// BallCompetition
module BallCompetition(
    input	wire clk,					 
    input   wire rstn,					 
    input	wire	[3:0]  sw_in,  	 
    input   wire  [2:0]  key_in,		 
    output	wire	[1:0]  reg_ab,  	 
    output  wire  [7:0]  led_time,	 
    output  [8:0]  seg_led_1,			 
	 output  [8:0]  seg_led_2			 
);
Size: about 1,500 cells after synthesis, roughly 160 flip-flops, about 0.011 sq mm of cells after synthesis.
clock: 13.1 ns
lec_check: 0
abc_area: 1
cap_margin: 20
cell_pad_in_sites_detail_placement: 2
cell_pad_in_sites_global_placement: 1
core_aspect_ratio: 1.46
core_margin: 3
core_utilization: 28
cts_cluster_diameter: 86
cts_cluster_size: 16
gpl_timing_driven: 0
max_routing_layer: met5
min_routing_layer: met2
place_density_lb_addon: 0.01
setup_slack_margin: 0.34
slew_margin: 30
tns_end_percent: 30
run.sh (not shown) runs the stock make flow with config.mk's settings and CLKGATE_MAP_FILE=.
Change:
- ABC_AREA: 1 -> 0
- CELL_PAD_IN_SITES_DETAIL_PLACEMENT: 2 -> 1
- CORE_ASPECT_RATIO: 1.46 -> 1.08
- CTS_CLUSTER_SIZE: 16 -> 15
- clock period: 13.1 -> 4.86 ns (I/O delays scaled with it)
Outcome: Now the flow finished but failed the layout checks on negative setup slack; flip-flop count stays the same; cell count falls by 8.9%; clock power rises by 150%.
Change:
- CELL_PAD_IN_SITES_DETAIL_PLACEMENT: 1 -> 2
- MIN_ROUTING_LAYER: met2 -> met1
- clock period: 4.86 -> 13.1 ns (I/O delays scaled with it)
=>
- This time the run completed without violations
- routed wire length fell by 6.8%
- synthesized cell count is unchanged
- hold slack improves by 0.043 ns
- utilization came out lower by 3.9 points
- clock skew is about the same
- cell area shrinks by 11%
- sequential share of layout area came out higher by 3.4 points
- non-clock buffer count shrinks by 66
Change:
- CELL_PAD_IN_SITES_DETAIL_PLACEMENT: 2 -> unset
- CELL_PAD_IN_SITES_GLOBAL_PLACEMENT: 1 -> unset
- CORE_MARGIN: 3 -> 2
- CORE_UTILIZATION: 28 -> 72
- CTS_CLUSTER_SIZE: 15 -> 90
- GPL_TIMING_DRIVEN: 0 -> unset
- MIN_ROUTING_LAYER: met1 -> unset
- PLACE_DENSITY_LB_ADDON: 0.01 -> unset
- SETUP_SLACK_MARGIN: 0.34 -> 0.71
- SLEW_MARGIN: 30 -> 20
- clock period: 13.1 -> 3.08 ns (I/O delays scaled with it)
The new run stopped in clock tree synthesis.
Die area decreases by well over a third.
Synthesized cell count stays the same.
Area after synthesis is unchanged.

---

BallCompetition again, from the RTL that the note above started with.
==> flow/config.mk <==
export PLATFORM = sky130hd
export DESIGN_NAME = BallCompetition
export DESIGN_NICKNAME = BallCompetition
export VERILOG_FILES = /design/flow/design.v
export SDC_FILE = /design/flow/constraint.sdc
export NUM_CORES = 4
export LEC_CHECK = 0
export ABC_AREA = 1
export CAP_MARGIN = 20
export CELL_PAD_IN_SITES_DETAIL_PLACEMENT = 2
export CELL_PAD_IN_SITES_GLOBAL_PLACEMENT = 1
export CORE_ASPECT_RATIO = 1.08
export CORE_MARGIN = 3
export CORE_UTILIZATION = 28
export CTS_CLUSTER_DIAMETER = 86
export CTS_CLUSTER_SIZE = 16
export GPL_TIMING_DRIVEN = 0
export MAX_ROUTING_LAYER = met5
export MIN_ROUTING_LAYER = met2
export PLACE_DENSITY_LB_ADDON = 0.01
export SETUP_SLACK_MARGIN = 0.34
export SLEW_MARGIN = 30
export TNS_END_PERCENT = 30
==> flow/constraint.sdc <==
create_clock -name core_clock -period 13.1 [get_ports {clk}]
set_input_delay 2.6200 -clock core_clock [delete_from_list [all_inputs] [get_ports {clk}]]
set_output_delay 2.6200 -clock core_clock [all_outputs]
set_load 0.01 [all_outputs]
==> next run, changes <==
ABC_AREA = default   (was 1)
CELL_PAD_IN_SITES_DETAIL_PLACEMENT = default   (was 2)
CELL_PAD_IN_SITES_GLOBAL_PLACEMENT = default   (was 1)
CORE_ASPECT_RATIO = default   (was 1.08)
CORE_MARGIN = 2   (was 3)
CORE_UTILIZATION = 40   (was 28)
CTS_CLUSTER_DIAMETER = default   (was 86)
CTS_CLUSTER_SIZE = default   (was 16)
GPL_TIMING_DRIVEN = default   (was 0)
MAX_ROUTING_LAYER = default   (was met5)
MIN_ROUTING_LAYER = default   (was met2)
PLACE_DENSITY_LB_ADDON = default   (was 0.01)
SETUP_SLACK_MARGIN = default   (was 0.34)
SLEW_MARGIN = 20   (was 30)
TNS_END_PERCENT = default   (was 30)
clock period = 10.0 ns   (was 13.1 ns; I/O delays follow)
Result: The changed run finished with timing, DRC and antenna clean. Routed wire length falls by 18%. Clock skew stays flat. Area after synthesis falls by 1.7%.
==> next run, changes <==
CORE_UTILIZATION = 66   (was 40)
clock period = 6.7 ns   (was 10.0 ns; I/O delays follow)
Outcome: The changed run ran to the end with no violations; clock-buffer cell count went down by 1; final area went up by 2.0%; sequential power went up by 50%; synthesized area stays the same; hold slack gets better by 0.0092 ns; wire length went up by about 1.4%; clock power went up by about 60%; worst setup slack gets worse by 1.9 ns.
==> next run, changes <==
ABC_AREA = 1   (was default)
SLEW_MARGIN = 5   (was 20)
clock period = 5.51 ns   (was 6.7 ns; I/O delays follow)
The new run produced a clean layout.
Global-route usage is lower by 3.7 points.
Worst setup slack improves by 0.20 ns.
Area after synthesis is higher slightly.
Sequential cell count is unchanged.
Utilization is higher by 1.8 points.
Sequential share of layout area is lower by 0.97 points.
Power is higher by a quarter to a third.
==> next run, changes <==
CAP_MARGIN = 5   (was 20)
CORE_UTILIZATION = 70   (was 66)
CTS_CLUSTER_DIAMETER = 197   (was default)
SLEW_MARGIN = 20   (was 5)
clock period = 4.47 ns   (was 5.51 ns; I/O delays follow)
Outcome: The changed run reached the layout checks and failed them: negative setup slack. Setup slack degrades by 0.70 ns. Die size fell by about 5.5%. Wire length rose by about 20%.
==> next run, changes <==
ABC_AREA = default   (was 1)
CAP_MARGIN = 20   (was 5)
CORE_UTILIZATION = 9   (was 70)
CTS_CLUSTER_DIAMETER = default   (was 197)
clock period = 11.3 ns   (was 4.47 ns; I/O delays follow)
- The new run went through all stages and came out clean
- clock-buffer cell count stays the same
- sequential share of layout area stays flat
- via count is lower by 14%
- setup slack gets better by 3.2 ns
- total power is lower by 66%
- global-route usage is lower by 33 points
- hold slack gets worse by 0.013 ns
- sequential power is lower by 61%
- wire length is higher by 0.86%

---

## run A
Starting RTL as in the previous note.
==> flow/design.v (excerpt) <==
module BallCompetition(
    input	wire clk,					 
    input   wire rstn,					 
    input	wire	[3:0]  sw_in,  	 
    input   wire  [2:0]  key_in,		 
    output	wire	[1:0]  reg_ab,  	 
    output  wire  [7:0]  led_time,	 
    output  [8:0]  seg_led_1,			 
	 output  [8:0]  seg_led_2			 
);
make LEC_CHECK=0 ABC_AREA=1 CAP_MARGIN=5 CORE_MARGIN=2 CORE_UTILIZATION=72 CTS_CLUSTER_DIAMETER=198 CTS_CLUSTER_SIZE=72 PLACE_DENSITY_LB_ADDON=0.28 SETUP_SLACK_MARGIN=1.38 SLEW_MARGIN=40 finish   # period 4.64 ns
Run A did not finish; a tool error ended it in global routing.
Setup changes, run A to run B
# run A
export LEC_CHECK = 0
export ABC_AREA = 1
export CAP_MARGIN = 5
export CORE_MARGIN = 2
export CORE_UTILIZATION = 72
export CTS_CLUSTER_DIAMETER = 198
export CTS_CLUSTER_SIZE = 72
export PLACE_DENSITY_LB_ADDON = 0.28
export SETUP_SLACK_MARGIN = 1.38
export SLEW_MARGIN = 40
create_clock -name core_clock -period 4.64 [get_ports {clk}]
# run B
export LEC_CHECK = 0
export ABC_AREA = 1
export CAP_MARGIN = 5
export CORE_MARGIN = 2
export CORE_UTILIZATION = 72
export CTS_CLUSTER_DIAMETER = 197
export CTS_CLUSTER_SIZE = 67
export PLACE_DENSITY = 0.36
export SLEW_MARGIN = 20
create_clock -name core_clock -period 4.47 [get_ports {clk}]
## What came out
Comparing run B against run A, there is no change at all in CTS buffer count.
Run B: complete, dirty (setup timing)
Run A | ERROR | global routing
Compared with run A, in run B count of hold buffers inserted by post-cts repair was more or less identical; number of post-CTS setup repair buffers went down; routability-driven placement congestion ratio essentially unchanged.
Taking run B over run A, the post-CTS resize count ratio works out to 0.30.
Run B vs. run A: Yosys chip area stayed essentially flat; total die size stayed essentially flat; initial standard-cell utilization of the core stayed essentially flat.
Inputs modified between run B and run C:
# run B
export LEC_CHECK = 0
export ABC_AREA = 1
export CAP_MARGIN = 5
export CORE_MARGIN = 2
export CORE_UTILIZATION = 72
export CTS_CLUSTER_DIAMETER = 197
export CTS_CLUSTER_SIZE = 67
export PLACE_DENSITY = 0.36
export SLEW_MARGIN = 20
create_clock -name core_clock -period 4.47 [get_ports {clk}]
# run C
export LEC_CHECK = 0
export ABC_AREA = 1
export CAP_MARGIN = 20
export CORE_MARGIN = 2
export CORE_UTILIZATION = 72
export CTS_CLUSTER_DIAMETER = 103
export CTS_CLUSTER_SIZE = 99
export SLEW_MARGIN = 20
create_clock -name core_clock -period 6.37 [get_ports {clk}]
--- outcome ---
Run C has completed all stages; timing, DRC and antenna checks passed. Diff run B and run C: number of non-clock buffers higher in run B. Re combinational share of power: run C is 4.8 points down on run B. Measured against run B, the number of filler instances in the final layout of run C comes out at 1.6 times the reference value. Compared with run B, run C shows a higher register share of the cell area. Taking run B as the reference point, the final cell count without fillers of run C falls by about 8%. Design area on run C is ahead of run B. Of the two values seen for worst-path cell with the longest stage delay, sky130_fd_sc_hd__dfrtp_1 was produced by run B and sky130_fd_sc_hd__clkdlybuf4s50_1 by run C. Between run B and run C, wire length on met1 decreased. Run B → run C: routed wire length fell by about 20%, number of well taps did not really move.
#### Input delta (run D over run C)
# run C
export LEC_CHECK = 0
export ABC_AREA = 1
export CAP_MARGIN = 20
export CORE_MARGIN = 2
export CORE_UTILIZATION = 72
export CTS_CLUSTER_DIAMETER = 103
export CTS_CLUSTER_SIZE = 99
export SLEW_MARGIN = 20
create_clock -name core_clock -period 6.37 [get_ports {clk}]
# run D
export LEC_CHECK = 0
export ABC_AREA = 1
export CAP_MARGIN = 20
export CORE_ASPECT_RATIO = 0.5
export CORE_MARGIN = 2
export CORE_UTILIZATION = 72
export CTS_CLUSTER_DIAMETER = 338
export CTS_CLUSTER_SIZE = 99
export SETUP_SLACK_MARGIN = -0.35
export SLEW_MARGIN = 20
create_clock -name core_clock -period 3.49 [get_ports {clk}]
--- outcome ---
For run D, the flow was terminated by a tool error in global routing and produced no final design.
Standard cell area after detailed placement in run D is 14% above run C.
Run D vs. run C: share of the core filled by cells before placement fell by 0.45 points, die extent in y fell by 37 µm.
Post-CTS resize count up 79 in run D wrt run C
Sort run C and run D by sum of net half-perimeters after detailed placement asc -> top: run C
Input-level comparison between run E and run D:
# run D
export LEC_CHECK = 0
export ABC_AREA = 1
export CAP_MARGIN = 20
export CORE_ASPECT_RATIO = 0.5
export CORE_MARGIN = 2
export CORE_UTILIZATION = 72
export CTS_CLUSTER_DIAMETER = 338
export CTS_CLUSTER_SIZE = 99
export SETUP_SLACK_MARGIN = -0.35
export SLEW_MARGIN = 20
create_clock -name core_clock -period 3.49 [get_ports {clk}]
# run E
export LEC_CHECK = 0
export CAP_MARGIN = 20
export CORE_ASPECT_RATIO = 0.5
export CORE_MARGIN = 2
export CORE_UTILIZATION = 72
export CTS_CLUSTER_DIAMETER = 338
export CTS_CLUSTER_SIZE = 99
export SETUP_SLACK_MARGIN = 0.76
export SLEW_MARGIN = 20
create_clock -name core_clock -period 3.49 [get_ports {clk}]
Findings:
- As for a clean layout from run D and run E, there is none.
- Run D never completed; the flow aborted with a tool error in global routing.
- Relative to run D, number of instances in the synthesized netlist has gone down in run E.
- Going from run D to run E, tally of unique sky130hd cells used after synthesis picked up an extra 37; detailed placement HPWL higher; simple-gate portion of the synthesized area lost 8.6 points; summed instance area of the synthesized netlist saw a decrease.
- Going from run D to run E, the die area was shrunk.
- In run E relative to run D, yosys-reported design area after synthesis had gone down slightly.
- Compared with run D, standard cell core area in run E decreased by a few percent.
Inputs modified between run E and run F:
# run E
export LEC_CHECK = 0
export CAP_MARGIN = 20
export CORE_ASPECT_RATIO = 0.5
export CORE_MARGIN = 2
export CORE_UTILIZATION = 72
export CTS_CLUSTER_DIAMETER = 338
export CTS_CLUSTER_SIZE = 99
export SETUP_SLACK_MARGIN = 0.76
export SLEW_MARGIN = 20
create_clock -name core_clock -period 3.49 [get_ports {clk}]
# run F
export LEC_CHECK = 0
export ABC_AREA = 1
export CAP_MARGIN = 20
export CORE_ASPECT_RATIO = 0.5
export CORE_MARGIN = 2
export CORE_UTILIZATION = 72
export CTS_CLUSTER_DIAMETER = 338
export CTS_CLUSTER_SIZE = 99
export PLACE_DENSITY = 0.35
export SETUP_SLACK_MARGIN = -0.35
export SLEW_MARGIN = 20
create_clock -name core_clock -period 3.49 [get_ports {clk}]
Of run E and run F, not a single run came through the flow clean.
Stage in which a tool error killed run F: global routing.
From run E to run F the numbers moved as follows: cell count listed in synth_stat.txt grew by 255, post-synthesis async set-or-reset flop share now sits at about the same level, detailed placer's ending HPWL went down 3100 µm, die size up 1.6%, parity-gate share of the synthesized area counting xor and xnor cells lower.
Min aoi/oai-family share of the synthesized area across run E and run F: run F
Comparing run E and run F, the higher Yosys chip area is on run F.
Power is estimated from default activity; no workload was simulated.
